[flow/design.v]
module add #(parameter width = 32 )
(
    input [width-1:0]a,
    input [width-1:0]b,
    output [width-1:0]c
);
    assign c=a+b;
endmodule
module mux2#(parameter width = 32)
(
    input [width-1:0]a,b,
    input sel,
    output [width-1:0]c
);
assign c = sel==0? a:b;
endmodule
module mux3#(parameter width = 32)
(
    input [width-1:0]a,b,c,
    input [1:0]sel,
    output reg[width-1:0]d
);
always@(*)
begin
    if(sel==2'b00)d=a;
    else if(sel==2'b01)d=b;
    else if(sel==2'b10)d=c;
    else d=0;
end
endmodule
`timescale 1ns / 1ps
module mux4#(parameter width = 32)
(
    input [width-1:0]a,b,c,d,
    input [1:0]sel,
    output reg[width-1:0]e
);
always@(*)
begin
    if(sel==2'b00)e=a;
    else if(sel==2'b01)e=b;
    else if(sel==2'b10)e=c;
    else e=d;
end
endmodule
`timescale 1ns / 1ps
module alu#(parameter WIDTH=32)
(
input [WIDTH-1:0]a,b,
input sel,
output wire[WIDTH-1:0]c,
output zero,
output less
    );
assign c= sel==0? a+b:a-b;
assign zero= c==0? 1:0;  
assign less= c[31]==1? 1:0;
endmodule
`timescale 1ns / 1ps
module Imm
#(parameter 
ADDI=7'b0010011,
ADD=7'b0110011,
SUB=7'b0110011,
AUIPC=7'b0010111,
JAL=7'b1101111,
JALR=7'b1100111,
BEQ=7'b1100011,
BLT=7'b1100011,
LW=7'b0000011,
SW=7'b0100011)
(
input[31:0]in,
output reg[31:0]data
    );
always@(*)
begin
    case(in[6:0])
    ADDI:begin if(~in[31])data={20'b0,in[31:20]};else data={20'b1111_1111_1111_1111_1111,in[31:20]};end
    AUIPC:data={in[31:12],12'b0};
    JAL:begin if(~in[31])data={11'b0,in[31],in[19:12],in[20],in[30:21],1'b0};else data={11'b1111_1111_111,in[31],in[19:12],in[20],in[30:21],1'b0};end
    JALR:begin if(~in[31])data={20'b0,in[31:20]};else data={20'b1111_1111_1111_1111_1111,in[31:20]};end
    BEQ:begin if(~in[31])data={19'b0,in[31],in[7],in[30:25],in[11:8],1'b0};else data={19'b1111_1111_1111_1111_111,in[31],in[7],in[30:25],in[11:8],1'b0};end 
    LW:begin if(~in[31])data={20'b0,in[31:20]};else data={20'b1111_1111_1111_1111_1111,in[31:20]};end
    SW:begin if(~in[31])data={20'b0,in[31:25],in[11:7]};else data={20'b1111_1111_1111_1111_1111,in[31:25],in[11:7]};end
    default:data=32'b0;
    endcase
end
endmodule
`timescale 1ns / 1ps
module control
#(parameter 
ADDI=7'b0010011,
ADD=7'b0110011,
JAL=7'b1101111,
BEQ=7'b1100011,
LW=7'b0000011,
SW=7'b0100011,
JALR=7'b1100111,
AUIPC=7'b0010111
)
(
input hit,
input [31:0]in,
output[31:0]ctrl
    );
reg MemWrite, MemRead, RegWrite;
reg ALUop;  
reg [1:0] RegSrc; 
reg ALUSrc; 
reg jal,beq,blt,jalr,ALUSrc0;
wire [6:0] opcode;
wire [2:0] funct3;
wire [6:0] funct7;
assign opcode=in[6:0];
assign funct3=in[14:12];
assign funct7=in[31:25];
always@(*)
begin
    case(in[6:0])
    ADDI:begin 
    MemWrite <= 0;
    MemRead <= 0; 
    RegWrite <= 1; 
    RegSrc <= 2;
    ALUSrc0 <= 0;
    ALUSrc <= 1;
    ALUop <= 0;
    jal <= 0;
    beq <= 0;
    blt <= 0;
    jalr <= 0;
    end
    ADD:begin 
    MemWrite <= 0;
    MemRead <= 0; 
    RegWrite <= 1; 
    RegSrc <= 2; 
    ALUSrc0 <= 0;
    ALUSrc <= 0;
    ALUop <= funct7==0? 0:1;
    jal <= 0;
    beq <= 0;
    blt <= 0;
    jalr <= 0;
    end
    JAL:begin
    MemWrite <= 0;
    MemRead <= 0;
    RegWrite <= 1;
    RegSrc <= 0; 
    ALUSrc0 <= 0;
    ALUSrc <= 1;
    ALUop <= 0;
    jal <= 1;
    beq <= 0;
    blt <= 0;
    jalr <= 0;
    end
    JALR:begin
    MemWrite <= 0;
    MemRead <= 0;
    RegWrite <= 1;
    RegSrc <= 0; 
    ALUSrc0 <= 0;
    ALUSrc <= 1;
    ALUop <= 0;
    jal <= 0;
    beq <= 0;
    blt <= 0;
    jalr <= 1;
    end
    BEQ:begin
    MemWrite <= 0;
    MemRead <= 0;
    RegWrite <= 0;
    RegSrc <= 0; 
    ALUSrc0 <= 0;
    ALUSrc <= 0;
    ALUop <= 1;
    jal <= 0;
    beq <= funct3==0? 1:0;
    blt <= funct3==0? 0:1;
    jalr <= 0;
    end
    LW:begin
    MemWrite <= 0;
    MemRead <= 1;
    RegWrite <= 1;
    RegSrc <= 1; 
    ALUSrc0 <= 0;
    ALUSrc <= 1;
    ALUop <= 0;
    jal <= 0;
    beq <= 0;
    blt <= 0;
    jalr <= 0;
    end
    SW:begin
    MemWrite <= 1;
    MemRead <= 0;
    RegWrite <= 0;
    RegSrc <= 0; 
    ALUSrc0 <= 0;
    ALUSrc <= 1;
    ALUop <= 0;
    jal <= 0;
    beq <= 0;
    blt <= 0;
    jalr <= 0;
    end
    AUIPC:begin
    MemWrite <= 0;
    MemRead <= 0; 
    RegWrite <= 1; 
    RegSrc <= 2;
    ALUSrc0 <= 1;
    ALUSrc <= 1;
    ALUop <= 0;
    jal <= 0;
    beq <= 0;
    blt <= 0;
    jalr <= 0;
    end
    default:begin 
    MemWrite <= 0;
    MemRead <= 0;
    RegWrite <= 0;
    RegSrc <= 0; 
    ALUSrc0 <= 0;
    ALUSrc <= 0;
    ALUop <= 0;
    jal <= 0;
    beq <= 0;
    blt <= 0;
    jalr <= 0;
    end
    endcase
end
assign ctrl={hit,3'b0,4'b0,4'b0,1'b0,RegWrite,RegSrc,2'b0,MemRead,MemWrite,blt,jalr,jal,beq,2'b0,ALUSrc0,ALUSrc,3'b0,ALUop};
endmodule
module register
#(parameter WIDTH=32)
(
input clk,we,
input [4:0]wa,ra0,ra1,ra2,
input [WIDTH-1:0]wd,
output [WIDTH-1:0]rd0,rd1,rd2
    );
reg [WIDTH-1:0] regfile[0:31];
assign rd0 = (ra0 == 0) ? 0 : ((we == 1) && (wa == ra0)) ? wd : regfile[ra0];
assign rd1 = (ra1 == 0) ? 0 : ((we == 1) && (wa == ra1)) ? wd : regfile[ra1];
assign rd2 = (ra2 == 0) ? 0 : ((we == 1) && (wa == ra2)) ? wd : regfile[ra2];
always@(posedge  clk) 
begin
    if(we && wa != 0) regfile[wa] <= wd;
end
endmodule
`timescale 1ns / 1ps
module SegmentRegister(
input[223:0]in,
input clk,rst,wr,arst,
output[31:0]ctrl,pc,pc4,a,b,ir,imm
    );
reg[223:0]out;
always@(posedge clk, posedge arst)
begin
    if(arst)out<=0;
    else if(rst)out<=0;
    else if(!wr)out<=in;
    else out<=out;
end
assign imm=out[31:0];
assign ir=out[63:32];
assign b=out[95:64];
assign a=out[127:96];
assign pc4=out[159:128];
assign pc=out[191:160];
assign ctrl=out[223:192];
endmodule
`timescale 1ns / 1ps
module PCregister(
input[31:0]a,
input clk,rst,wr,
output [31:0]b
    );
reg[31:0]PC;
always@(posedge clk,posedge rst)
begin
    if(rst)PC<=32'b0000_0000_0000_0000_0011_0000_0000_0000;
    else if(!wr)PC<=a;
end
assign b=PC;
endmodule
`timescale 1ns / 1ps
module Forwarding_Unit(
    input EX_MEM_RegWrite,
    input MEM_WB_RegWrite,
    input [4:0] ID_EX_RegRs1,
    input [4:0] ID_EX_RegRs2,
    input [4:0] EX_MEM_RegRd,
    input [4:0] MEM_WB_RegRd,
    output [1:0]ForwardA,
    output [1:0]ForwardB
    );
reg [1:0]Reg_ForwardA;
reg [1:0]Reg_ForwardB;
always@(*)
begin
    if(EX_MEM_RegWrite && (EX_MEM_RegRd != 0)
      && (EX_MEM_RegRd == ID_EX_RegRs1) )
       Reg_ForwardA <= 1;
    else if(MEM_WB_RegWrite && (MEM_WB_RegRd != 0)
      && (MEM_WB_RegRd == ID_EX_RegRs1)&&~(EX_MEM_RegWrite && (EX_MEM_RegRd!=0)&&(EX_MEM_RegRd==ID_EX_RegRs1)) )
       Reg_ForwardA <= 2;
    else 
       Reg_ForwardA <= 0;
end
always@(*)
begin
     if(EX_MEM_RegWrite && (EX_MEM_RegRd != 0)
      && (EX_MEM_RegRd == ID_EX_RegRs2) )
       Reg_ForwardB <= 1;
     else if(MEM_WB_RegWrite && (MEM_WB_RegRd != 0)
      && (MEM_WB_RegRd == ID_EX_RegRs2)&&~(EX_MEM_RegWrite && (EX_MEM_RegRd!=0)&&(EX_MEM_RegRd==ID_EX_RegRs2)) )
       Reg_ForwardB <= 2;
     else 
       Reg_ForwardB <= 0;
end
assign ForwardA = Reg_ForwardA;
assign ForwardB = Reg_ForwardB;
endmodule
`timescale 1ns / 1ps
module Hazard_Detection_Unit(
    input [4:0] IF_ID_RegRs1,
    input [4:0] IF_ID_RegRs2,
    input [4:0] ID_EX_RegRd,
    input ID_EX_MemRead,
    output reg stop,rst
    );
    always@(*)
    begin
    if(ID_EX_MemRead&&((IF_ID_RegRs1!=0&&IF_ID_RegRs1==ID_EX_RegRd)||(IF_ID_RegRs2!=0&&IF_ID_RegRs2==ID_EX_RegRd)))
    begin
    stop=1'b1;
    rst=1'b1;
    end
    else
    begin
    stop=1'b0;
    rst=1'b0;
    end
    end
endmodule
`timescale 1ns / 1ps
module BHT(
input clk,
input rst,
input [31:0] pc,
input [31:0] brpc_update,
input [31:0] prepc_update,
input is_br_jal,
input really,
output reg [31:0] pcout,
output hit);
reg [1:0] ptr;
reg [31:0] brpc[0:3];
reg [31:0] prepc[0:3];
reg [1:0] state[0:3];
integer i;
assign hit=((pc==brpc[0])&state[0][1])|((pc==brpc[1])&state[1][1])|((pc==brpc[2])&state[2][1])|((pc==brpc[3])&state[3][1]);
always@(*)
begin
   if((pc==brpc[0]) && state[0][1])
      pcout=prepc[0];
   else if((pc==brpc[1]) && state[1][1])
      pcout=prepc[1];
   else if((pc==brpc[2]) && state[2][1])
      pcout=prepc[2];
   else if((pc==brpc[3]) && state[3][1])
      pcout=prepc[3];
   else
      pcout=pc;
end
always@(posedge clk or posedge rst)
begin
   if(rst)
   begin
      ptr<=0;
      for(i=0;i<4;i=i+1)
      begin
         brpc[i]<=0;
         prepc[i]<=0;
         state[i]<=0;
      end
   end
   else if(is_br_jal)
   begin
      if(really)
      begin
         if(brpc_update==brpc[0])
         begin
            case(state[0])
            2'b00:state[0]<=2'b01;
            2'b01:state[0]<=2'b11;
            2'b10:state[0]<=2'b11;
            2'b11:state[0]<=2'b11;
            endcase
         end
         else if(brpc_update==brpc[1])
         begin
            case(state[1])
            2'b00:state[1]<=2'b01;
            2'b01:state[1]<=2'b11;
            2'b10:state[1]<=2'b11;
            2'b11:state[1]<=2'b11;
            endcase
         end
         else if(brpc_update==brpc[2])
         begin
            case(state[2])
            2'b00:state[2]<=2'b01;
            2'b01:state[2]<=2'b11;
            2'b10:state[2]<=2'b11;
            2'b11:state[2]<=2'b11;
            endcase
         end
         else if(brpc_update==brpc[3])
         begin
            case(state[3])
            2'b00:state[3]<=2'b01;
            2'b01:state[3]<=2'b11;
            2'b10:state[3]<=2'b11;
            2'b11:state[3]<=2'b11;
            endcase
         end
         else
         begin
            brpc[ptr]<=brpc_update;
            prepc[ptr]<=prepc_update;
            state[ptr]<=2'b01;
            ptr<=ptr+2'b1;
         end
      end
      else
      begin
         if(brpc_update==brpc[0])
         begin
            case(state[0])
            2'b00:state[0]<=2'b00;
            2'b01:state[0]<=2'b00;
            2'b10:state[0]<=2'b00;
            2'b11:state[0]<=2'b10;
            endcase
         end
         else if(brpc_update==brpc[1])
         begin
            case(state[1])
            2'b00:state[1]<=2'b00;
            2'b01:state[1]<=2'b00;
            2'b10:state[1]<=2'b00;
            2'b11:state[1]<=2'b10;
            endcase
         end
         else if(brpc_update==brpc[2])
         begin
            case(state[2])
            2'b00:state[2]<=2'b00;
            2'b01:state[2]<=2'b00;
            2'b10:state[2]<=2'b00;
            2'b11:state[2]<=2'b10;
            endcase
         end
         else if(brpc_update==brpc[3])
         begin
            case(state[3])
            2'b00:state[3]<=2'b00;
            2'b01:state[3]<=2'b00;
            2'b10:state[3]<=2'b00;
            2'b11:state[3]<=2'b10;
            endcase
         end
      end
   end
end
endmodule
`timescale 1ns / 1ps
module cache(
input clk,
input rst,
input [7:0]cpu_req_addr,
input cpu_req_rw,
input cpu_req_valid,
input [31:0]cpu_data_write,
output reg [31:0]cpu_data_read,
output reg cpu_ready,
output reg [7:0]mem_req_addr,
output reg mem_req_rw,
output reg mem_req_valid,
output reg [127:0]mem_data_write,
input [127:0]mem_data_read,
input mem_ready
);
parameter V = 133;
parameter D = 132;
parameter TagMSB = 131;
parameter TagLSB = 128;
parameter BlockMSB = 127;
parameter BlockLSB = 0 ;
parameter IDLE=0;
parameter CompareTag=1;
parameter Allocate=2;
parameter WriteBack=3;
parameter RST=4;
reg [133:0] cache_data[0:3];            
reg [2:0]state,next_state;
wire hit;
wire [1:0]cpu_req_index;
wire [3:0]cpu_req_tag;
wire [1:0]cpu_req_offset;
assign cpu_req_offset=cpu_req_addr[1:0];
assign cpu_req_index=cpu_req_addr[3:2];
assign cpu_req_tag=cpu_req_addr[7:4];
integer i;
always@(posedge clk,posedge rst)
if(rst)
begin
    state<=RST;
end
else
    state<=next_state;
always@(*)
case(state)
    RST:next_state=IDLE;
    IDLE:if(cpu_req_valid)
            next_state=CompareTag;
         else
            next_state=IDLE;
    CompareTag:if(hit)
                   next_state=IDLE;
               else if(cache_data[cpu_req_index][V:D]==2'b11)                
                   next_state=WriteBack;
               else 
                   next_state=Allocate;
    Allocate:if(mem_ready)
                   next_state=CompareTag;
             else
                   next_state=Allocate;
    WriteBack:if(mem_ready)
                   next_state=Allocate;
              else
                   next_state=WriteBack;
      default:next_state=IDLE;
endcase
assign hit = cache_data[cpu_req_index][V]&(cache_data[cpu_req_index][TagMSB:TagLSB]==cpu_req_tag)? 1:0;
always@(posedge clk,posedge rst)
if(rst)
begin
    cpu_ready<=1'b0;
    mem_req_valid<=1'b0;
end
else if(state==RST)
    ;
else if(state==IDLE)
    begin
    cpu_ready<=1'b0;
    mem_req_valid<=1'b0;
    end
else if(state==CompareTag)
    cpu_ready<=hit;
else if(state==Allocate)
    mem_req_valid<=~mem_ready;
else if(state==WriteBack)
    mem_req_valid<=~mem_ready;
else
begin
    cpu_ready<=1'b0;
    mem_req_valid<=1'b0;
end
always@(posedge clk)
if(state==RST)
    for(i=0;i<4;i=i+1)
        cache_data[i]<=0; 
else if(state==CompareTag)
    if(hit)
        if(cpu_req_rw==1'b0)               
        begin
            cpu_data_read<=cache_data[cpu_req_index][cpu_req_offset*32 +:32];
        end
        else                                
        begin
            cache_data[cpu_req_index][cpu_req_offset*32 +:32]=cpu_data_write;
            cache_data[cpu_req_index][D]=1'b1;
        end
    else
        ;
else if(state==Allocate)                  
    if(!mem_ready)
    begin
        mem_req_addr<={cpu_req_addr[7:2],2'b00};
        mem_req_rw<=1'b0;
    end
    else
    begin
        cache_data[cpu_req_index][BlockMSB:BlockLSB]<=mem_data_read;
        cache_data[cpu_req_index][V:D]<=2'b10;
        cache_data[cpu_req_index][TagMSB:TagLSB]<=cpu_req_tag;
    end
else if(state==WriteBack)                           
    if(!mem_ready)
    begin
        mem_req_addr<={cache_data[cpu_req_index][TagMSB:TagLSB],cpu_req_index,2'b00};
        mem_req_rw<=1'b1;
        mem_data_write<=cache_data[cpu_req_index][BlockMSB:BlockLSB];
    end
endmodule
`timescale 1ns / 1ps
module MMU
#(
parameter WriteMiss=0,
parameter WriteHit=1,
parameter ReadHit=2,
parameter ReadMiss=3,
parameter WriteDirtyMiss=4,
parameter ReadDirtyMiss=5
)
(
input [7:0]a,
input [31:0]d,
input clk,
input we,
output [31:0]spo,
input re,
output stop,
input rst,
output [7:0]mem_req_addr,
output mem_req_rw,
output mem_req_valid,
output [127:0]mem_data_write,
input [127:0]mem_data_read,
input mem_ready
    );
wire [31:0]cpu_data_read;
wire cpu_ready;
wire cpu_req_valid;
assign spo = cpu_data_read;
assign cpu_req_valid = (re|we)&~cpu_ready;
assign stop = ~cpu_ready&(re|we);
cache cache(.clk(clk),
.rst(rst),
.cpu_req_addr(a),
.cpu_req_rw(we),
.cpu_req_valid(cpu_req_valid),
.cpu_data_write(d),
.cpu_data_read(cpu_data_read),
.cpu_ready(cpu_ready),
.mem_req_addr(mem_req_addr),
.mem_req_rw(mem_req_rw),
.mem_req_valid(mem_req_valid),
.mem_data_write(mem_data_write),
.mem_data_read(mem_data_read),
.mem_ready(mem_ready));
endmodule
`timescale 1ns / 1ps
module  cpu_pl (
  input clk,
  input rst,
  output [7:0] imem_addr,
  input [31:0] imem_data,
  output [7:0] mem_req_addr,
  output mem_req_rw,
  output mem_req_valid,
  output [127:0] mem_data_write,
  input [127:0] mem_data_read,
  input mem_ready,
  output [7:0] io_addr,
  output [31:0] io_dout,
  output io_we,
  input [31:0] io_din
);
wire [31:0] pc, pcd, ir, pcin, pce, a, b, imm, ctrl, y, bm, ctrlm, yw, mdr, ctrlw;
wire [4:0] rd, rdm, rdw;
wire wait_stop; 
wire [31:0]hit_nouse0,nouse1,nouse2,nouse3,nouse4,nouse5,nouse6;
wire [31:0]ir0,pc4;
wire [31:0]pcsrc; 
reg [1:0]pcsel;
wire stop,rst_IF_ID;
wire[31:0]pc4d;
wire [31:0]brpc_update,prepc_update,pcout,pcin0,pc_error0,pc_error1,pc_jalr;
wire is_br_jal;
wire really,hit;
BHT BHT_jump(clk,rst,pc,brpc_update,prepc_update,is_br_jal,really,pcout,hit);
assign brpc_update = pce;
assign prepc_update = pcsrc;
assign is_br_jal = ctrl[8]|ctrl[9]|ctrl[11];
mux2 pcmux(pc4,pcout,hit,pcin0);
mux4 pcmux1(pcin0,pc_error0,pc_error1,pc_jalr,pcsel,pcin);
PCregister PC(pcin,clk,rst,stop|wait_stop,pc);
add pcadd(pc,32'b0100,pc4);
assign imem_addr = pc[9:2];
assign ir0 = imem_data;
SegmentRegister IF_ID({hit,31'b0,pc,pc4,32'b0,32'b0,ir0,32'b0},clk,rst_IF_ID,stop|wait_stop,rst,hit_nouse0,pcd,pc4d,nouse1,nouse2,ir,nouse3);
wire RegWrite,rst_ID_EX,rst_ID_EX0,rst_ID_EX1;
wire [31:0]wd,rd1,rd2,immd,ctrld,pc4e,ire;
wire [31:0]rs2_or_imm,alunum1,alunum2,aluresult,irm,irw,rs1_or_pc;
wire [31:0]rf_nouse;
register registerfile(clk,RegWrite,rdw,5'b0,ir[19:15],ir[24:20],wd,rf_nouse,rd1,rd2);
Imm Immnumber(ir,immd);
control Control(hit_nouse0[31],ir,ctrld);
SegmentRegister ID_EX(wait_stop ? {ctrl,pce,pc4e,alunum1,alunum2,ire,imm} : {ctrld,pcd,pc4d,rd1,rd2,ir,immd},
    clk,rst_ID_EX,1'b0,rst,ctrl,pce,pc4e,a,b,ire,imm);
assign rd=ire[11:7];
Hazard_Detection_Unit Hazard_Detection(ir[19:15],ir[24:20],ire[11:7],ctrl[13],stop,rst_ID_EX0);
wire [1:0]afwd,bfwd;
wire zero,less;
wire [31:0]pc4m;
wire jalr;
mux2 rd2_imm(alunum2,imm,ctrl[4],rs2_or_imm);
add addar(pce,imm,pcsrc);
mux3 fwda(a,y,wd,afwd,alunum1);
mux3 fwdb(b,y,wd,bfwd,alunum2);
mux2 rs1_pc(alunum1,pce,ctrl[5],rs1_or_pc);
Forwarding_Unit forwarding_unit(ctrlm[18],ctrlw[18],ire[19:15],ire[24:20],irm[11:7],irw[11:7],afwd,bfwd);
alu ALU(rs1_or_pc,rs2_or_imm,ctrl[0],aluresult,zero,less);
assign rst_ID_EX1 = ((really&~ctrl[31])|(~really&ctrl[31])|jalr);
assign rst_ID_EX = (rst_ID_EX0|rst_ID_EX1)&(~wait_stop);
assign rst_IF_ID = ((really&~ctrl[31])|(~really&ctrl[31])|jalr)&(~wait_stop);
assign jalr = ctrl[10];
assign pc_jalr = aluresult;
assign pc_error0 = pc4e;
assign pc_error1 = pcsrc;
always@(*)
begin
    if(jalr)
    pcsel<=2'b11;
    else if(~really&ctrl[31])
    pcsel<= 2'b01;
    else if(really&~ctrl[31])
    pcsel <= 2'b10;
    else
    pcsel <= 2'b00;
end
assign really = (zero&ctrl[8])|ctrl[9]|(ctrl[11]&less);
SegmentRegister EX_MEM({ctrl,32'b0,pc4e,aluresult,alunum2,ire,32'b0},clk,1'b0,wait_stop,rst,ctrlm,nouse4,pc4m,y,bm,irm,nouse5);
assign rdm=irm[11:7];
wire [31:0]lw_data,pc4w,bmw;
wire mem_write;
assign mem_write=ctrlm[12]&~y[10];
MMU Dmmu(.a(y[9:2]),.d(bm),.clk(clk),.we(mem_write),.spo(lw_data),.re(ctrlm[13]&~y[10]),.stop(wait_stop),.rst(rst),
    .mem_req_addr(mem_req_addr),.mem_req_rw(mem_req_rw),.mem_req_valid(mem_req_valid),
    .mem_data_write(mem_data_write),.mem_data_read(mem_data_read),.mem_ready(mem_ready));
SegmentRegister MEM_WB({ctrlm,bm,pc4m,lw_data,y,irm,32'b0},clk,wait_stop,1'b0,rst,ctrlw,bmw,pc4w,mdr,yw,irw,nouse6);
assign rdw=irw[11:7];
wire [31:0]wrdata;
mux2 mdr_or_io(mdr,io_din,yw[10],wrdata);
mux3 rfwd(pc4w,wrdata,yw,ctrlw[17:16],wd);
assign RegWrite=ctrlw[18];
assign io_addr=yw[7:0];
assign io_dout=bmw;
assign io_we=yw[10]&ctrlw[12];
endmodule
[flow/constraint.sdc]
create_clock -name core_clock -period 6.23 [get_ports {clk}]
set_input_delay 1.2460 -clock core_clock [delete_from_list [all_inputs] [get_ports {clk}]]
set_output_delay 1.2460 -clock core_clock [all_outputs]
set_load 0.01 [all_outputs]
[flow/run.sh]
#!/bin/bash
# the make line also repeats each setting of config.mk as NAME=value (left out here)
make -C /OpenROAD-flow-scripts/flow DESIGN_CONFIG=/design/flow/config.mk WORK_HOME=/design/flow/orfs CLKGATE_MAP_FILE= finish
[flow/config.mk]
export PLATFORM = sky130hd
export DESIGN_NAME = cpu_pl
export DESIGN_NICKNAME = cpu_pl
export VERILOG_FILES = /design/flow/design.v
export SDC_FILE = /design/flow/constraint.sdc
export NUM_CORES = 4
export LEC_CHECK = 0
export CAP_MARGIN = 20
export CORE_MARGIN = 2
export CORE_UTILIZATION = 54
export GPL_TIMING_DRIVEN = 1
export PLACE_DENSITY = 0.7
export SLEW_MARGIN = 20
==> notes.md, run 1 <==
run results: sequential group power 22.5 mW, Compound Share, Synth 0.1106, die area 229,700 um^2, EDFF count, synth 1,191, Slew headroom 0.1154, HP Class register to register, Top cells by area edfxtp_1, dfrtp_1, mux4_2, most used cell, CP buf_4, core utilization at floorplan 0.5429, die span in x 479.3 um, worst-margin pin slew 1.319 ns, Logic pwr share 0.385, DRC 0, Tot Pwr 63.96 mW, Violated Checks negative setup slack, Die Y 479.3 um, Setup crit start kind register, Synth area leader edfxtp_1, CP Max Fanout 6, Worst R2R End PC.PC[23]$_DFFE_PP0P_, gpl congestion 0.9921, worst-case reg-to-reg path depth 36, hold path depth 1, XOR Share, Synth 0.02807, Max Clock Freq 0.1381 GHz, Clk Latency, worst-skew pair 0.99 ns, gr ovfl total 0, Max Clock Skew 0.09537 ns, R2R Setup Slk -1.01 ns, critical path data required time 7.06 ns, ys async rst share 0.3238, CTS max path bufs 4, initial antenna violation count 61, tool warnings 65, yosys adder share 0.007919, clock power share 0.264, vias in the first global route 92,116, min-delay src Dmmu.cache.cpu_data_read[16]$_DFFE_PP_, Synth mux share 0.1930, Worst-path clk slew 0.06 ns, Buffers & Inverters on Critical Path 12, synthesized area 122,000 um^2, Buffers on Ports 379, clk sink count 2,554, power per cell area 437.3 nW/um^2, drt pass-1 iters 7, CTS Hold Bufs 0, Antenna Nets Post-Route 0, WS Path Type register to register, Final Cycle Share 1.163, Synth Seq Share 0.5509, Min-Delay Endpoint MEM_WB.out[112]$_DFF_PP0_, CTS tree yes, RR Startpoint MEM_WB.out[42]$_DFF_PP0_, yosys simple share 0.07804, gr busiest metal met2, Final Max Tran Viols 0, Primary FF master, synth edfxtp_1, net switching power figure 24.14 mW, Ys Warns 16, clock distribution power 16.9 mW, GR Util met2 0.5807, CP delay by family, top AND-OR/OR-AND gates, most frequent cells after synthesis edfxtp_1, nand2_1, dfrtp_1, met1 GRT Util 0.5203, cell total in the yosys stat output 9,677, Root Driver clkbuf_16, final setup margin -1.013 ns, Seq pwr share 0.351, number of DRC markers in iteration 0 13,897, global-route wire length before repair 655,300 um, MaxCap Viol Count 0, switching share of power 0.3774, Netlist cell types 99, final wirelength 464,300 um, area share, top type 0.2932, Main logic family multiplexers, drt wl/cell 33.84 um, comb pwr 24.6 mW, CP Depth 36, cell with the most instances after synthesis edfxtp_1, DPL Wire Length 299,900 um, I/O pin cnt 382, leakage power 54.74 nW, min Tclk post-route 7.243 ns, met3 usage in global routing 0.1226, RSZ-0062 raised after global routing yes, outcome finished with violations, layout net count 10,752, top power group combinational logic, Final Hold Viols 0, Worst setup startpoint MEM_WB.out[42]$_DFF_PP0_, Int Pwr 39.82 mW, Core ar. 224,700 um^2, slowest cell on the critical path or3_4, chip area line of the yosys report 122,000 um^2, H-tree depth 5, CP max stage delay 0.42 ns, Yosys reg bits 2,554, Critical Path AT 8.07 ns, synthesized area per cell 12.61 um^2, Tot GR Track Use 0.3938, Final setup viols 578, TritonCTS Buffers 288, peak supply drop 0.3444 mV, num rows 174, largest net degree at the start of global routing 201, drt via density 6.854, worst setup path endpoint PC.PC[23]$_DFFE_PP0P_, crit path capture type register, Gate Count Post-Synth 9,677, via count 94,032, worst slack, placed -2.325 ns, area added between synthesis and finish 19.92%
==> what timing repair did <==
action / 4_1_cts / 5_1_grt
setup buffers: 40 / 47
gates resized: 148 / 226
gates cloned: 16 / 25
setup endpoints to repair: 578 / 578
pin swaps: 68 / 88
==> stage by stage <==
stage / instances / instance area, um^2 / hold slack [ns] / setup TNS, ns / utilization
after floorplan: 9711 / 122800 / 0.4231 / -5495.96 / -
after global placement: 13055 / 133800 / 0.4375 / -1082.11 / 0.5954
after detailed placement: 13057 / 133800 / 0.4340 / -1142.81 / 0.5956
after CTS: 13607 / 144400 / 0.4391 / -377.62 / 0.6427
after global routing: 13698 / 146200 / 0.4537 / -527.78 / 0.6508
final: 13720 / 146300 / 0.4364 / -438.42 / 0.6511
==> metal layers <==
metal | share of wire | vias to the layer above
li1 | - | 37903
met3 | 0.13 | 1624
met1 | 0.36 | 47234
met5 | 0.00054 | -
met2 | 0.44 | 7239
met4 | 0.071 | 32
==> cell type report <==
type,count,area [um^2]
Inverter,88,339.1
Antenna cell,41,102.6
Multi-Input combinational cell,6258,52990
Clock inverter,123,1154
Sequential cell,2554,67250
Fill cell,16088,78400
Clock buffer,373,7978
Timing Repair Buffer,1291,12730
Tap cell,2992,3744
==> run 2: changes to the inputs <==
- CELL_PAD_IN_SITES_DETAIL_PLACEMENT: not set -> 2
- CORE_UTILIZATION: 54 -> 40
- GPL_ROUTABILITY_DRIVEN: not set -> 0
- HOLD_SLACK_MARGIN: not set -> 0.24
- PLACE_DENSITY: 0.7 -> not set
- TNS_END_PERCENT: not set -> 5
- clock period: 6.23 -> 9.5 ns (I/O delays scaled with it)
==> notes.md, run 2 <==
run results: Placed Cells 13,645 (+4.5%), clk sink count 2,554 (unchanged), Buffers on Ports 379 (unchanged), yosys adder share 0.007919 (unchanged), cell total in the yosys stat output 9,677 (unchanged), cell with the most instances after synthesis edfxtp_1, yosys simple share 0.07804 (unchanged), CTS max path bufs 4 (unchanged), die span in x 556.2 um (+16%), Yosys reg bits 2,554 (unchanged), Top cells by area edfxtp_1, dfrtp_1, mux4_2, Synth mux share 0.1930 (unchanged), synthesized area per cell 12.61 um^2 (unchanged), ys async rst share 0.3238 (unchanged), area share, top type 0.2932 (unchanged), num rows 202 (+16%), Synth Seq Share 0.5509 (unchanged), Primary FF master, synth edfxtp_1, Netlist cell types 99 (unchanged), TritonCTS Buffers 289 (+0.35%), Root Driver clkbuf_16, DPL Wire Length 373,700 um (+25%), Core ar. 303,000 um^2 (+35%), Die Y 556.2 um (+16%), synthesized area 122,000 um^2 (unchanged), chip area line of the yosys report 122,000 um^2 (unchanged), core utilization at floorplan 0.4025 (-0.1404), Gate Count Post-Synth 9,677 (unchanged), EDFF count, synth 1,191 (unchanged), worst slack, placed -0.8140 ns (+1.511 ns), H-tree depth 5 (unchanged), Ys Warns 16 (unchanged), placed cell areas 131,200 um^2 (-1.9%), die area 309,400 um^2 (+35%), XOR Share, Synth 0.02807 (unchanged), Compound Share, Synth 0.1106 (unchanged), outcome did not finish, Fail Step 5_1_grt, I/O pin cnt 382 (unchanged), most frequent cells after synthesis edfxtp_1, nand2_1, dfrtp_1, Synth area leader edfxtp_1, Main logic family multiplexers
## run 2: through the flow
step / hold WS (ns) / power (mW)
after detailed placement: 0.4482 / 29.48
after floorplan: 0.4231 / 21.99
after CTS: 0.4627 / 42.63
after global placement: 0.4355 / 28.12
## run 2: timing repair
action	in CTS
cloned	0
buffers inserted	13
resized	14
setup endpoints to repair	540
hold buffers	0
pin swaps	3
==> run 3: changes to the inputs <==
- CELL_PAD_IN_SITES_DETAIL_PLACEMENT: 2 -> not set
- GPL_ROUTABILITY_DRIVEN: 0 -> not set
- GPL_TIMING_DRIVEN: 1 -> not set
- HOLD_SLACK_MARGIN: 0.24 -> not set
- SETUP_SLACK_MARGIN: not set -> 1.96
- TNS_END_PERCENT: 5 -> not set
- clock period: 9.5 -> 9.1 ns (I/O delays scaled with it)
==> notes.md, run 3 <==
run results: outcome no timing/DRC/antenna violations, comb pwr 15.8 mW, Seq pwr share 0.362, I/O pin cnt 382 (unchanged), Buffers on Ports 379 (unchanged), cell total in the yosys stat output 9,677 (unchanged), H-tree depth 5 (unchanged), Core ar. 303,000 um^2 (unchanged), min Tclk post-route 7.548 ns, MaxCap Viol Count 0, placed cell areas 131,400 um^2 (+0.14%), Critical Path AT 8.33 ns, clock power share 0.270, Logic pwr share 0.368, Max Clock Skew 0.06422 ns, CP max stage delay 0.34 ns, Slew headroom 0.1860, hold path depth 1, cell with the most instances after synthesis edfxtp_1, sequential group power 15.5 mW, Buffers & Inverters on Critical Path 20, CTS Hold Bufs 0 (unchanged), slowest cell on the critical path nor4_4, drt pass-1 iters 7, Tot Pwr 42.85 mW, Top cells by area edfxtp_1, dfrtp_1, mux4_2, via count 91,167, layout net count 10,431, global-route wire length before repair 653,200 um, Gate Count Post-Synth 9,677 (unchanged), die span in x 556.2 um (unchanged), leakage power 53.67 nW, WS Path Type input port to register, yosys adder share 0.007919 (unchanged), critical path data required time 9.88 ns, Setup crit start kind input port, Netlist cell types 99 (unchanged), Worst R2R End BHT_jump.brpc[3][26]$_DFFE_PP0P_, drt wl/cell 32.57 um, CTS max path bufs 4 (unchanged), core utilization at floorplan 0.4025 (unchanged), Clk Latency, worst-skew pair 0.95 ns, Yosys reg bits 2,554 (unchanged), crit path capture type register, Filler Cell Count 26,144, Die Y 556.2 um (unchanged), num rows 202 (unchanged), Synth area leader edfxtp_1, EDFF count, synth 1,191 (unchanged), Final Cycle Share 0.8295, clock distribution power 11.5 mW, net switching power figure 16.43 mW, RR Startpoint EX_MEM.out[40]$_DFFE_PP0N_, area added between synthesis and finish 19.78%, ys async rst share 0.3238 (unchanged), RSZ-0062 raised after global routing yes, largest net degree at the start of global routing 186, gr ovfl total 0, worst-margin pin slew 1.220 ns, Primary FF master, synth edfxtp_1, die area 309,400 um^2 (unchanged), chip area line of the yosys report 122,000 um^2 (unchanged), power per cell area 293.3 nW/um^2, worst setup path endpoint BHT_jump.brpc[3][26]$_DFFE_PP0P_, number of DRC markers in iteration 0 12,619, Compound Share, Synth 0.1106 (unchanged), TritonCTS Buffers 283 (-2.1%), worst-case reg-to-reg path depth 33, peak supply drop 0.2602 mV, switching share of power 0.3834, CTS tree yes, Synth mux share 0.1930 (unchanged), Finished Layout Cells 14,410, CP delay by family, top buffers and inverters, area share, top type 0.2932 (unchanged), XOR Share, Synth 0.02807 (unchanged), synthesized area per cell 12.61 um^2 (unchanged), final wirelength 469,300 um, Final Cell Area 146,100 um^2, CP Depth 40, vias in the first global route 88,650, final setup margin 1.552 ns, initial antenna violation count 71, Max Clock Freq 0.1325 GHz, Min-Delay Endpoint MEM_WB.out[123]$_DFF_PP0_, most used cell, CP buf_4, synthesized area 122,000 um^2 (unchanged), Final Hold Viols 0, most frequent cells after synthesis edfxtp_1, nand2_1, dfrtp_1, Placed Cells 13,636 (-0.066%), DRC 0, gpl congestion 0.9553, tool warnings 72, Main logic family multiplexers, Final Max Tran Viols 0, Antenna Nets Post-Route 0, Tot GR Track Use 0.2913, Worst-path clk slew 0.06 ns, Worst setup startpoint io_din[4], min-delay src Dmmu.cache.cpu_data_read[27]$_DFFE_PP_, CP Max Fanout 6, Fin Setup TNS 0 ns, HP Class register to register, Synth Seq Share 0.5509 (unchanged), Ys Warns 16 (unchanged), R2R Setup Slk 1.60 ns, yosys simple share 0.07804 (unchanged), Int Pwr 26.42 mW, Final setup viols 0, clk sink count 2,554 (unchanged), top power group combinational logic, Root Driver clkbuf_16, drt via density 6.327, DPL Wire Length 297,500 um (-20%), worst slack, placed -0.07050 ns (+0.7435 ns)
run 3: per-stage QoR:
stage                     utilization  hold WS [ns]
final                          0.4822        0.4479
after global routing           0.4820        0.4687
after CTS                      0.4715        0.4505
after detailed placement       0.4337        0.4370
after global placement         0.4337        0.4379
after floorplan                     -        0.4231
run 3: per-layer routing:
metal | part of all wire | global-route usage | wire (um) | vias to the layer above
met5 | 0.00027 | 0 | 125 | -
met4 | 0.059 | 0.1453 | 27910 | 20
met3 | 0.10 | 0.06476 | 48540 | 1187
met2 | 0.45 | 0.4433 | 211100 | 5645
met1 | 0.39 | 0.3928 | 181600 | 47013
li1 | - | - | - | 37302
run 3: timing repair:
| action | 4_1_cts | 5_1_grt |
|---|---|---|
| resized | 256 | 407 |
| gates cloned | 29 | 39 |
| setup buffers | 84 | 58 |
| endpoints found under the setup margin | 578 | 578 |
| pin swaps | 72 | 250 |
run 3: final cells by class:
class                   instances  area, um^2  area share
repair buffers                973       10490     0.07179
multi-input cells            6260       53740      0.3678
clock inverters               130        1267    0.008675
diodes                         50       125.1   0.0008563
clock buffers                 377        7915     0.05417
well taps                    3978        4977     0.03406
inverters                      88       341.6    0.002338
flip-flops and latches       2554       67260      0.4603
==> run 4: changes to the inputs <==
- CAP_MARGIN: 20 -> 35
- CELL_PAD_IN_SITES_DETAIL_PLACEMENT: not set -> 1
- CELL_PAD_IN_SITES_GLOBAL_PLACEMENT: not set -> 2
- CORE_ASPECT_RATIO: not set -> 0.95
- CTS_CLUSTER_DIAMETER: not set -> 119
- GPL_ROUTABILITY_DRIVEN: not set -> 0
- GPL_TIMING_DRIVEN: not set -> 0
- MAX_ROUTING_LAYER: not set -> met5
- MIN_ROUTING_LAYER: not set -> met1
- SETUP_SLACK_MARGIN: 1.96 -> not set
- clock period: 9.1 -> 8.78 ns (I/O delays scaled with it)
==> notes.md, run 4 <==
run results: DPL Wire Length 456,900 um (+54%), Final setup viols 3 (+3), MaxCap Viol Count 0 (unchanged), Critical Path AT 9.56 ns (+1.23 ns), clk sink count 2,554 (unchanged), top power group combinational logic, Ys Warns 16 (unchanged), drt via density 6.415 (+1.4%), HP Class register to register, Tot GR Track Use 0.3846 (+0.09326), Antenna Nets Post-Route 0 (unchanged), slowest cell on the critical path nor2_1, Yosys reg bits 2,554 (unchanged), RR Startpoint MEM_WB.out[42]$_DFF_PP0_, CTS Hold Bufs 0 (unchanged), yosys simple share 0.07804 (unchanged), Final Hold Viols 0 (unchanged), Max Clock Freq 0.1136 GHz, largest net degree at the start of global routing 38 (-80%), most frequent cells after synthesis edfxtp_1, nand2_1, dfrtp_1, drt pass-1 iters 5 (-2), I/O pin cnt 382 (unchanged), comb pwr 18.9 mW (+20%), worst slack, placed -3.451 ns (-3.380 ns), power per cell area 319.9 nW/um^2 (+9.1%), final setup margin -0.02086 ns (-1.573 ns), peak supply drop 0.2283 mV (-12%), Fin Hold WS 0.4497 ns (+0.001819 ns), clock distribution power 12.9 mW (+10%), CP max stage delay 0.65 ns (+0.31 ns), cell total in the yosys stat output 9,677 (unchanged), die area 309,400 um^2 (unchanged), global-route wire length before repair 818,700 um (+25%), synthesized area 122,000 um^2 (unchanged), DRC 0 (unchanged), Synth mux share 0.1930 (unchanged), yosys adder share 0.007919 (unchanged), critical path data required time 9.53 ns (-0.35 ns), num rows 197 (-2.5%), vias in the first global route 97,112 (+9.5%), CP Depth 26 (-35%), Gate Count Post-Synth 9,677 (unchanged), worst-case reg-to-reg path depth 30 (-9.1%), Root Driver clkbuf_16, Max Clock Skew 0.05118 ns (-0.01304 ns), Worst R2R End ID_EX.out[90]$_DFF_PP0_, drt wl/cell 39.88 um (+22%), min Tclk post-route 8.801 ns, Seq pwr share 0.331 (-0.031), Tot Pwr 47.46 mW (+11%), via count 97,046 (+6.4%), area added between synthesis and finish 21.63%, die span in x 570.6 um (+2.6%), CP delay by family, top simple AND/OR/NAND/NOR gates, Buffers on Ports 379 (unchanged), Core ar. 303,400 um^2 (+0.13%), Primary FF master, synth edfxtp_1, Main logic family multiplexers, crit path capture type register, number of DRC markers in iteration 0 12,091 (-4.2%), switching share of power 0.4083 (+0.02492), Violated Checks negative setup slack, Finished Layout Cells 15,129 (+5.0%), layout net count 11,054 (+6.0%), Slew headroom 0.2801 (+0.09400), core utilization at floorplan 0.4020 (-0.0005129), Placed Cells 14,499 (+6.3%), Final Max Tran Viols 0 (unchanged), Buffers & Inverters on Critical Path 4 (-80%), Worst-path clk slew 0.06 ns (about the same), Clk Latency, worst-skew pair 0.96 ns (about the same), gr ovfl total 0 (unchanged), R2R Setup Slk 0.02 ns (-1.58 ns), ys async rst share 0.3238 (unchanged), hold path depth 1 (unchanged), Netlist cell types 99 (unchanged), final wirelength 603,300 um (+29%), TritonCTS Buffers 297 (+4.9%), sequential group power 15.7 mW (about the same), CP Max Fanout 10 (+4), cell with the most instances after synthesis edfxtp_1, CTS max path bufs 4 (unchanged), Die Y 542.2 um (-2.5%), initial antenna violation count 75 (+5.6%), net switching power figure 19.38 mW (+18%), Final Cycle Share 1.002 (+0.1729), outcome finished with violations, worst setup path endpoint ID_EX.out[90]$_DFF_PP0_, clock power share 0.271 (about the same), H-tree depth 5 (unchanged), Setup crit start kind input port, Int Pwr 28.08 mW (+6.3%), Logic pwr share 0.398 (+0.030), area share, top type 0.2932 (unchanged), Worst setup startpoint io_din[11], chip area line of the yosys report 122,000 um^2 (unchanged), Synth Seq Share 0.5509 (unchanged), leakage power 54.47 nW (+1.5%), EDFF count, synth 1,191 (unchanged), Synth area leader edfxtp_1, Top cells by area edfxtp_1, dfrtp_1, mux4_2, WS Path Type input port to register, synthesized area per cell 12.61 um^2 (unchanged), Compound Share, Synth 0.1106 (unchanged), Fin Setup TNS -0.03097 ns (-0.03097 ns), CTS tree yes, Min-Delay Endpoint MEM_WB.out[101]$_DFF_PP0_, XOR Share, Synth 0.02807 (unchanged), worst-margin pin slew 1.077 ns (-0.1423 ns), tool warnings 37 (-49%), Filler Cell Count 30,726 (+18%), min-delay src Dmmu.cache.cpu_data_read[5]$_DFFE_PP_
==> run 4: metrics by stage <==
step                      instance area (um^2)  utilization
after global placement                  131000       0.4318
final                                   148400       0.4890
after floorplan                         122100            -
after detailed placement                136800       0.4509
after global routing                    148300       0.4888
after CTS                               147500       0.4860
==> run 4: repair_timing <==
item | in CTS | in global routing
hold endpoints to repair | 0 | 0
setup endpoints to repair | 578 | 311
pin swaps | 27 | 30
setup buffers | 32 | 29
cloned | 5 | 0
gates resized | 171 | 139
==> run 4: layer usage <==
| metal | wire, um | vias up | track usage | share of wire |
|---|---|---|---|---|
| met1 | 243800 | 51605 | 0.5249 | 0.40 |
| met4 | 38210 | 34 | 0.2049 | 0.063 |
| met2 | 258200 | 5628 | 0.5605 | 0.43 |
| li1 | - | 38577 | - | - |
| met3 | 62910 | 1202 | 0.1003 | 0.10 |
| met5 | 216 | - | 0 | 0.00036 |
==> run 4: cell type report <==
type	count	area (um^2)	share of cell area
Sequential cell	2554	67200	0.4529
Multi-Input combinational cell	6261	52460	0.3536
Timing Repair Buffer	783	9618	0.06483
Clock buffer	399	8228	0.05546
Tap cell	4079	5104	0.03440
Buffer	798	3822	0.02576
Clock inverter	141	1531	0.01032
Inverter	88	340.3	0.002294
Antenna cell	26	65.06	0.0004385
==> run 5: changes to the inputs <==
- ABC_AREA: not set -> 1
- CAP_MARGIN: 35 -> 20
- CELL_PAD_IN_SITES_DETAIL_PLACEMENT: 1 -> not set
- CELL_PAD_IN_SITES_GLOBAL_PLACEMENT: 2 -> 0
- CORE_ASPECT_RATIO: 0.95 -> not set
- CORE_MARGIN: 2 -> 4
- CORE_UTILIZATION: 40 -> 61
- CTS_CLUSTER_DIAMETER: 119 -> 75
- GPL_ROUTABILITY_DRIVEN: 0 -> 1
- GPL_TIMING_DRIVEN: 0 -> not set
- MAX_ROUTING_LAYER: met5 -> met4
- MIN_ROUTING_LAYER: met1 -> not set
- PLACE_DENSITY_LB_ADDON: not set -> 0.22
- clock period: 8.78 -> 8.15 ns (I/O delays scaled with it)
==> notes.md, run 5 <==
run results: HP Class register to register, Slew headroom 0.1123 (-0.1677), WS Path Type register to register, critical path data required time 8.98 ns (-0.55 ns), Netlist cell types 73 (-26%), die area 221,200 um^2 (-29%), Finished Layout Cells 18,673 (+23%), Int Pwr 30.26 mW (+7.8%), yosys adder share 0.007408 (-0.0005104), Final setup viols 0 (-3), leakage power 57.47 nW (+5.5%), layout net count 15,882 (+44%), power per cell area 373.1 nW/um^2 (+17%), CTS tree yes, tool warnings 109 (+190%), Main logic family AND-OR/OR-AND gates, Root Driver clkbuf_16, worst-margin pin slew 1.332 ns (+0.2542 ns), Min-Delay Endpoint Dmmu.cache.cache_data[2][133]$_SDFFE_PP0P_, sequential group power 18.2 mW (+16%), synthesized area 130,400 um^2 (+6.9%), XOR Share, Synth 0.01437 (-0.01371), final setup margin 0.7090 ns (+0.7298 ns), Logic pwr share 0.429 (+0.031), gpl congestion 1.046, clk sink count 2,554 (unchanged), Final Hold Viols 0 (unchanged), Critical Path AT 8.28 ns (-1.28 ns), H-tree depth 5 (unchanged), die span in x 470.3 um (-18%), Ys Warns 16 (unchanged), core utilization at floorplan 0.6142 (+0.2121), Primary FF master, synth edfxtp_1, Max Clock Skew 0.06064 ns (+0.009459 ns), outcome no timing/DRC/antenna violations, most used cell, CP nor2_1, Synth mux share 0 (-0.1930), worst setup path endpoint PC.PC[21]$_DFFE_PP0P_, crit path capture type register, worst slack, placed -0.03622 ns (+3.414 ns), Clk Latency, worst-skew pair 0.96 ns (about the same), Yosys reg bits 2,554 (unchanged), area added between synthesis and finish 12.27%, slowest cell on the critical path dfrtp_1, DRC 0 (unchanged), R2R Setup Slk 0.71 ns (+0.69 ns), drt wl/cell 28.39 um (-29%), DPL Wire Length 339,300 um (-26%), chip area line of the yosys report 130,400 um^2 (+6.9%), hold path depth 2 (+1), CP max stage delay 0.59 ns (-0.06 ns), clock distribution power 13.0 mW (about the same), peak supply drop 0.3011 mV (+32%), clock power share 0.237 (-0.034), number of DRC markers in iteration 0 21,615 (+79%), Worst setup startpoint MEM_WB.out[209]$_DFF_PP0_, Fin Hold WS 0.4743 ns (+0.02456 ns), MaxCap Viol Count 0 (unchanged), cts repair resizes 0 (-100%), RSZ-0062 raised after global routing no, CP delay by family, top simple AND/OR/NAND/NOR gates, I/O pin cnt 382 (unchanged), global-route wire length before repair 760,300 um (-7.1%), TritonCTS Buffers 288 (-3.0%), Tot GR Track Use 0.4752 (+0.09059), final core utilization 0.6895 (+0.2005), EDFF count, synth 1,191 (unchanged), area share, top type 0.2743 (-0.01890), Max Clock Freq 0.1344 GHz, CTS max path bufs 4 (unchanged), switching share of power 0.4459 (+0.03759), net switching power figure 24.36 mW (+26%), Core ar. 212,300 um^2 (-30%), # Post-CTS Setup Buffers 0 (-100%), comb pwr 23.4 mW (+24%), Worst R2R End PC.PC[21]$_DFFE_PP0P_, Buffers on Ports 379 (unchanged), RR Startpoint MEM_WB.out[209]$_DFF_PP0_, worst-case reg-to-reg path depth 42 (+40%), vias in the first global route 111,478 (+15%), Buffers & Inverters on Critical Path 6 (+2), Top cells by area edfxtp_1, dfrtp_1, o21ai_0, CP Max Fanout 23 (+13), Compound Share, Synth 0.2490 (+0.1384), largest net degree at the start of global routing 257 (+580%), min-delay src Dmmu.cache.cache_data[2][133]$_SDFFE_PP0P_, yosys simple share 0.1276 (+0.04958), drt pass-1 iters 9 (+4), most frequent cells after synthesis o21ai_0, nand2_1, a21oi_1, Placed Cells 18,141 (+25%), final wirelength 530,200 um (-12%), CTS Hold Bufs 0 (unchanged), Tot Pwr 54.62 mW (+15%), cell total in the yosys stat output 15,703 (+62%), Synth Seq Share 0.5153 (-0.03551), Synth area leader edfxtp_1, cell with the most instances after synthesis o21ai_0, Gate Count Post-Synth 15,703 (+62%), min Tclk post-route 7.441 ns, gr ovfl total 0 (unchanged), ys async rst share 0.3238 (unchanged), Die Y 470.3 um (-13%), synthesized area per cell 8.303 um^2 (-34%), num rows 169 (-14%), CP Depth 42 (+62%), Final Cycle Share 0.9130 (-0.08936), initial antenna violation count 47 (-37%), top power group combinational logic, Setup crit start kind register, via count 124,032 (+28%), Seq pwr share 0.334 (+0.003), drt via density 6.642 (+3.6%), Worst-path clk slew 0.07 ns (about the same), Antenna Nets Post-Route 0 (unchanged), Final Max Tran Viols 0 (unchanged)
-- run 5: per-layer routing --
metal | track usage | part of all wire | up-vias | wire length (um)
li1 | - | - | 54113 | -
met1 | 0.6213 | 0.36 | 57907 | 190700
met2 | 0.6451 | 0.41 | 9997 | 217500
met3 | 0.1301 | 0.15 | 2015 | 77960
met4 | 0.3188 | 0.083 | 0 | 43980
met5 | - | 0 | - | 0
-- run 5: cell type report --
cell class,count,area (um^2)
timing repair buffer,824,7759
multi-input combinational,10338,52570
tap,2821,3530
antenna,38,95.09
clock inverter,119,1202
clock buffer,374,7906
sequential,2554,67230
inverter,1605,6083
fill,16986,65920
-- run 5: metrics by stage --
stage / instance area [um^2] / TNS, ns
finish: 146400 / 0
global route: 146400 / 0
CTS: 146200 / 0
detailed placement: 137100 / -0.1272
global placement: 137100 / 0
floorplan: 130500 / -3989.61
==> run 6: changes to the inputs <==
- ABC_AREA: 1 -> not set
- CAP_MARGIN: 20 -> 5
- CELL_PAD_IN_SITES_GLOBAL_PLACEMENT: 0 -> not set
- CORE_MARGIN: 4 -> 2
- CORE_UTILIZATION: 61 -> 65
- CTS_CLUSTER_DIAMETER: 75 -> not set
- CTS_CLUSTER_SIZE: not set -> 58
- GPL_ROUTABILITY_DRIVEN: 1 -> not set
- GPL_TIMING_DRIVEN: not set -> 1
- MAX_ROUTING_LAYER: met4 -> not set
- PLACE_DENSITY_LB_ADDON: 0.22 -> 0.0
- SETUP_SLACK_MARGIN: not set -> 1.59
- clock period: 8.15 -> 6.23 ns (I/O delays scaled with it)
==> notes.md, run 6 <==
run results: power per cell area 446.1 nW/um^2 (+20%), CP Depth 38 (-9.5%), CP delay by family, top AND-OR/OR-AND gates, R2R Setup Slk -1.33 ns (-2.04 ns), drt via density 7.422 (+12%), CTS max path bufs 4 (unchanged), Synth area leader edfxtp_1, cell with the most instances after synthesis edfxtp_1, Int Pwr 38.90 mW (+29%), Ys Warns 16 (unchanged), Worst-path clk slew 0.06 ns (about the same), register area 67,250 um^2 (about the same), WS Path Type register to register, global-route wire length before repair 686,500 um (-9.7%), HP Class register to register, clock power share 0.258 (+0.021), TritonCTS Buffers 277 (-3.8%), Netlist cell types 99 (+36%), Top cells by area edfxtp_1, dfrtp_1, mux4_2, top power group combinational logic, Finished Layout Cells 13,089 (-30%), Final Cycle Share 1.213 (+0.3001), worst-margin pin slew 1.226 ns (-0.1051 ns), clock distribution power 16.4 mW (+26%), switching share of power 0.3881 (-0.05784), Fin Setup TNS -580.01 ns (-580.01 ns), Violated Checks negative setup slack, Min-Delay Endpoint ID_EX.out[145]$_DFFE_PP0P_, EDFF count, synth 1,191 (unchanged), I/O pin cnt 382 (unchanged), MaxCap Viol Count 0 (unchanged), Root Driver clkbuf_16, Core ar. 187,200 um^2 (-12%), worst setup path endpoint PC.PC[9]$_DFFE_PP0P_, Max Clock Skew 0.08935 ns (+0.02871 ns), outcome finished with violations, core utilization at floorplan 0.6516 (+0.03744), Buffers on Ports 379 (unchanged), Main logic family multiplexers, critical path data required time 7.07 ns (-1.91 ns), Seq pwr share 0.355 (+0.021), largest net degree at the start of global routing 229 (-11%), most used cell, CP buf_4, num rows 159 (-5.9%), net switching power figure 24.67 mW (+1.3%), die area 191,100 um^2 (-14%), tool warnings 73 (-33%), worst-case reg-to-reg path depth 38 (-9.5%), cell total in the yosys stat output 9,677 (-38%), peak supply drop 0.3873 mV (+29%), Final Hold Viols 0 (unchanged), min Tclk post-route 7.558 ns (+0.1165 ns), Placed Cells 12,516 (-31%), drt wl/cell 36.90 um (+30%), RR Startpoint MEM_WB.out[41]$_DFF_PP0_, Yosys reg bits 2,554 (unchanged), Antenna Nets Post-Route 0 (unchanged), CP Max Fanout 7 (-70%), CP max stage delay 0.41 ns (-0.18 ns), final wirelength 483,000 um (-8.9%), area share, top type 0.2932 (+0.01890), Primary FF master, synth edfxtp_1, Synth mux share 0.1930 (+0.1930), final setup margin -1.328 ns (-2.036 ns), DRC 0 (unchanged), Final setup viols 578 (+578), Die Y 437.2 um (-7.0%), Final Max Tran Viols 0 (unchanged), Critical Path AT 8.40 ns (+0.12 ns), die span in x 437.2 um (-7.0%), gr ovfl total 0 (unchanged), final core utilization 0.7611 (+0.07162), Logic cell area 52,170 um^2 (-0.78%), Gate Count Post-Synth 9,677 (-38%), slowest cell on the critical path dfrtp_1, synthesized area 122,000 um^2 (-6.4%), Worst setup startpoint MEM_WB.out[41]$_DFF_PP0_, sequential group power 22.6 mW (+24%), gpl congestion 1.080 (+3.3%), Slew headroom 0.1805 (+0.06814), Synth Seq Share 0.5509 (+0.03551), clk sink count 2,554 (unchanged), comb pwr 24.6 mW (+5%), Clk Latency, worst-skew pair 0.98 ns (+0.02 ns), synthesized area per cell 12.61 um^2 (+52%), min-delay src IF_ID.out[145]$_DFFE_PP0P_, hold path depth 1 (-1), Tot GR Track Use 0.5029 (+0.02773), crit path capture type register, CTS tree yes, leakage power 53.27 nW (-7.3%), layout net count 10,628 (-33%), drt pass-1 iters 11 (+2), yosys simple share 0.07804 (-0.04958), Compound Share, Synth 0.1106 (-0.1384), initial antenna violation count 61 (+30%), Buffers & Inverters on Critical Path 12 (+6), Max Clock Freq 0.1323 GHz (-1.5%), most frequent cells after synthesis edfxtp_1, nand2_1, dfrtp_1, Filler Cell Count 11,131 (-34%), yosys adder share 0.007919 (+0.0005104), H-tree depth 5 (unchanged), ys async rst share 0.3238 (unchanged), RSZ-0062 raised after global routing yes, vias in the first global route 95,812 (-14%), Worst R2R End PC.PC[9]$_DFFE_PP0P_, chip area line of the yosys report 122,000 um^2 (-6.4%), area added between synthesis and finish 16.81%, Logic pwr share 0.386 (-0.043), XOR Share, Synth 0.02807 (+0.01371), DPL Wire Length 296,800 um (-13%), Setup crit start kind register, number of DRC markers in iteration 0 17,320 (-20%), via count 97,150 (-22%)
[run 6: repair_timing]
item                                    in CTS  in global routing
gates cloned                                 8                  2
pin swaps                                   35                 18
hold buffers                                 0                  0
gates resized                               87                 55
setup buffers                               32                 13
endpoints found under the setup margin    1142               1164
[run 6: metal layers]
metal | track usage | share of wire | vias up
li1 | - | - | 37598
met1 | 0.6091 | 0.32 | 47411
met2 | 0.7319 | 0.43 | 9241
met3 | 0.1750 | 0.14 | 2848
met4 | 0.4093 | 0.11 | 52
met5 | 0.004284 | 0.00092 | -
[run 6: metrics by stage]
step	instance area (um^2)	worst slack, ns	hold WS [ns]	power (mW)
5_1_grt	142400	-1.483	0.4619	64.70
6_report	142500	-1.328	0.4393	63.57
4_1_cts	142000	-1.222	0.4434	62.02
3_3_place_gp	132600	-2.057	0.4341	45.03
3_5_place_dp	132600	-2.183	0.4389	45.36
2_1_floorplan	122800	-6.372	0.4231	33.79
[run 6: final cells by class]
type / count / area share
sequential: 2554 / 0.4720
multi-input combinational: 6257 / 0.3661
timing repair buffer: 1179 / 0.07589
clock buffer: 368 / 0.05354
tap: 2495 / 0.02191
clock inverter: 108 / 0.007526
inverter: 88 / 0.002362
antenna: 40 / 0.0007025
==> run 7: changes to the inputs <==
- CAP_MARGIN: 5 -> 40
- CELL_PAD_IN_SITES_DETAIL_PLACEMENT: not set -> 2
- CELL_PAD_IN_SITES_GLOBAL_PLACEMENT: not set -> 2
- CORE_ASPECT_RATIO: not set -> 0.95
- CORE_UTILIZATION: 65 -> 40
- CTS_CLUSTER_DIAMETER: not set -> 119
- CTS_CLUSTER_SIZE: 58 -> not set
- GPL_TIMING_DRIVEN: 1 -> 0
- PLACE_DENSITY_LB_ADDON: 0.0 -> not set
- SETUP_SLACK_MARGIN: 1.59 -> not set
- clock period: 6.23 -> 8.78 ns (I/O delays scaled with it)
==> notes.md, run 7 <==
run results: CP Depth 30 (-21%), sequential group power 15.8 mW (-30%), Root Driver clkbuf_16, Max Clock Skew 0.06806 ns (-0.02130 ns), Synth mux share 0.1930 (unchanged), CP delay by family, top AND-OR/OR-AND gates, Min-Delay Endpoint MEM_WB.out[97]$_DFF_PP0_, RSZ-0062 raised after global routing yes, Violated Checks negative setup slack, synthesized area 122,000 um^2 (unchanged), Logic pwr share 0.405 (+0.019), Tot GR Track Use 0.4094 (-0.09350), drt wl/cell 42.38 um (+15%), clock distribution power 12.9 mW (-21%), Top cells by area edfxtp_1, dfrtp_1, mux4_2, die area 309,400 um^2 (+62%), HP Class register to register, Final Cycle Share 1.009 (-0.2041), number of DRC markers in iteration 0 12,600 (-27%), final setup margin -0.07910 ns (+1.248 ns), drt pass-1 iters 5 (-6), tool warnings 39 (-47%), RR Startpoint MEM_WB.out[42]$_DFF_PP0_, worst-case reg-to-reg path depth 34 (-11%), TritonCTS Buffers 299 (+7.9%), die span in x 570.6 um (+31%), switching share of power 0.4159 (+0.02784), core utilization at floorplan 0.4020 (-0.2496), worst-margin pin slew 1.015 ns (-0.2112 ns), Worst setup startpoint io_din[15], Antenna Nets Post-Route 0 (unchanged), most frequent cells after synthesis edfxtp_1, nand2_1, dfrtp_1, Synth area leader edfxtp_1, clk sink count 2,554 (unchanged), ys async rst share 0.3238 (unchanged), Seq pwr share 0.327 (-0.028), Clk Latency, worst-skew pair 0.98 ns (about the same), power per cell area 323.3 nW/um^2 (-28%), final core utilization 0.4907 (-0.2705), EDFF count, synth 1,191 (unchanged), layout net count 11,104 (+4.5%), top power group combinational logic, Slew headroom 0.3038 (+0.1233), peak supply drop 0.2127 mV (-45%), yosys adder share 0.007919 (unchanged), Critical Path AT 9.74 ns (+1.34 ns), yosys simple share 0.07804 (unchanged), comb pwr 19.5 mW (-21%), XOR Share, Synth 0.02807 (unchanged), CTS tree yes, CTS Hold Bufs 0 (unchanged), Final Max Tran Viols 0 (unchanged), hold path depth 1 (unchanged), cell total in the yosys stat output 9,677 (unchanged), num rows 197 (+24%), critical path data required time 9.66 ns (+2.59 ns), WS Path Type input port to register, Synth Seq Share 0.5509 (unchanged), Worst-path clk slew 0.07 ns (about the same), Netlist cell types 99 (unchanged), gpl congestion 0.9671 (-10%), Fin Setup TNS -0.3983 ns (+579.62 ns), largest net degree at the start of global routing 38 (-83%), DRC 0 (unchanged), Core ar. 303,400 um^2 (+62%), Buffers & Inverters on Critical Path 5 (-7), I/O pin cnt 382 (unchanged), chip area line of the yosys report 122,000 um^2 (unchanged), cell with the most instances after synthesis edfxtp_1, MaxCap Viol Count 0 (unchanged), Logic cell area 52,530 um^2 (+0.70%), crit path capture type register, synthesized area per cell 12.61 um^2 (unchanged), Ys Warns 16 (unchanged), via count 99,629 (+2.6%), register area 67,200 um^2 (about the same), DPL Wire Length 483,400 um (+63%), Max Clock Freq 0.1129 GHz, R2R Setup Slk 0.02 ns (+1.35 ns), CP max stage delay 0.61 ns (+0.20 ns), gr ovfl total 0 (unchanged), most used cell, CP nand2_1, Buffers on Ports 379 (unchanged), min Tclk post-route 8.859 ns, Int Pwr 28.11 mW (-28%), vias in the first global route 103,370 (+7.9%), H-tree depth 5 (unchanged), clock power share 0.267 (+0.009), Worst R2R End ID_EX.out[24]$_DFFE_PP0P_, slowest cell on the critical path clkdlybuf4s50_1, Final Hold Viols 0 (unchanged), worst slack, placed -3.693 ns (-1.510 ns), leakage power 54.73 nW (+2.7%), Yosys reg bits 2,554 (unchanged), area added between synthesis and finish 22.05%, CTS max path bufs 4 (unchanged), initial antenna violation count 95 (+56%), Filler Cell Count 29,127 (+160%), drt via density 6.567 (-12%), Setup crit start kind input port, Gate Count Post-Synth 9,677 (unchanged), global-route wire length before repair 873,600 um (+27%), Die Y 542.2 um (+24%), net switching power figure 20.02 mW (-19%), worst setup path endpoint ID_EX.out[24]$_DFFE_PP0P_, CP Max Fanout 10 (+3), Final setup viols 10 (-98%), Primary FF master, synth edfxtp_1, outcome finished with violations, min-delay src Dmmu.cache.cpu_data_read[1]$_DFFE_PP_, area share, top type 0.2932 (unchanged), Compound Share, Synth 0.1106 (unchanged), Main logic family multiplexers, final wirelength 643,000 um (+33%)
==> run 7: layout make-up <==
class                           instances  share of cell area
Timing Repair Buffer                  829             0.06759
Buffer                                800             0.02589
Inverter                               88            0.002269
Clock inverter                        129            0.008858
Sequential cell                      2554              0.4514
Clock buffer                          412             0.05654
Tap cell                             4079             0.03428
Multi-Input combinational cell       6261              0.3528
Antenna cell                           20           0.0003362
==> run 7: repair_timing <==
action / CTS / global route
setup endpoints to repair: 579 / 312
pin swaps: 32 / 26
gates resized: 249 / 83
setup buffers: 37 / 22
gates cloned: 4 / 1
==> run 7: stage by stage <==
| step | total power, mW | hold slack (ns) | cell area (um^2) | std cells |
|---|---|---|---|---|
| after floorplan | 23.80 | 0.4231 | 122100 | 9711 |
| after global placement | 31.93 | 0.4404 | 131000 | 14169 |
| after detailed placement | 33.55 | 0.4421 | 137100 | 14530 |
| after CTS | 47.11 | 0.4535 | 148000 | 15100 |
| after global routing | 49.02 | 0.4666 | 148800 | 15155 |
| final | 48.13 | 0.4474 | 148900 | 15172 |
==> run 7: routing by layer <==
layer	vias up	share of wire	global-route usage
li1	38616	-	-
met1	53250	0.39	0.5450
met2	6204	0.43	0.6030
met3	1517	0.11	0.1039
met4	42	0.071	0.2441
met5	-	0.00042	0
No activity file was given, so power comes from the tool's default toggle rates.
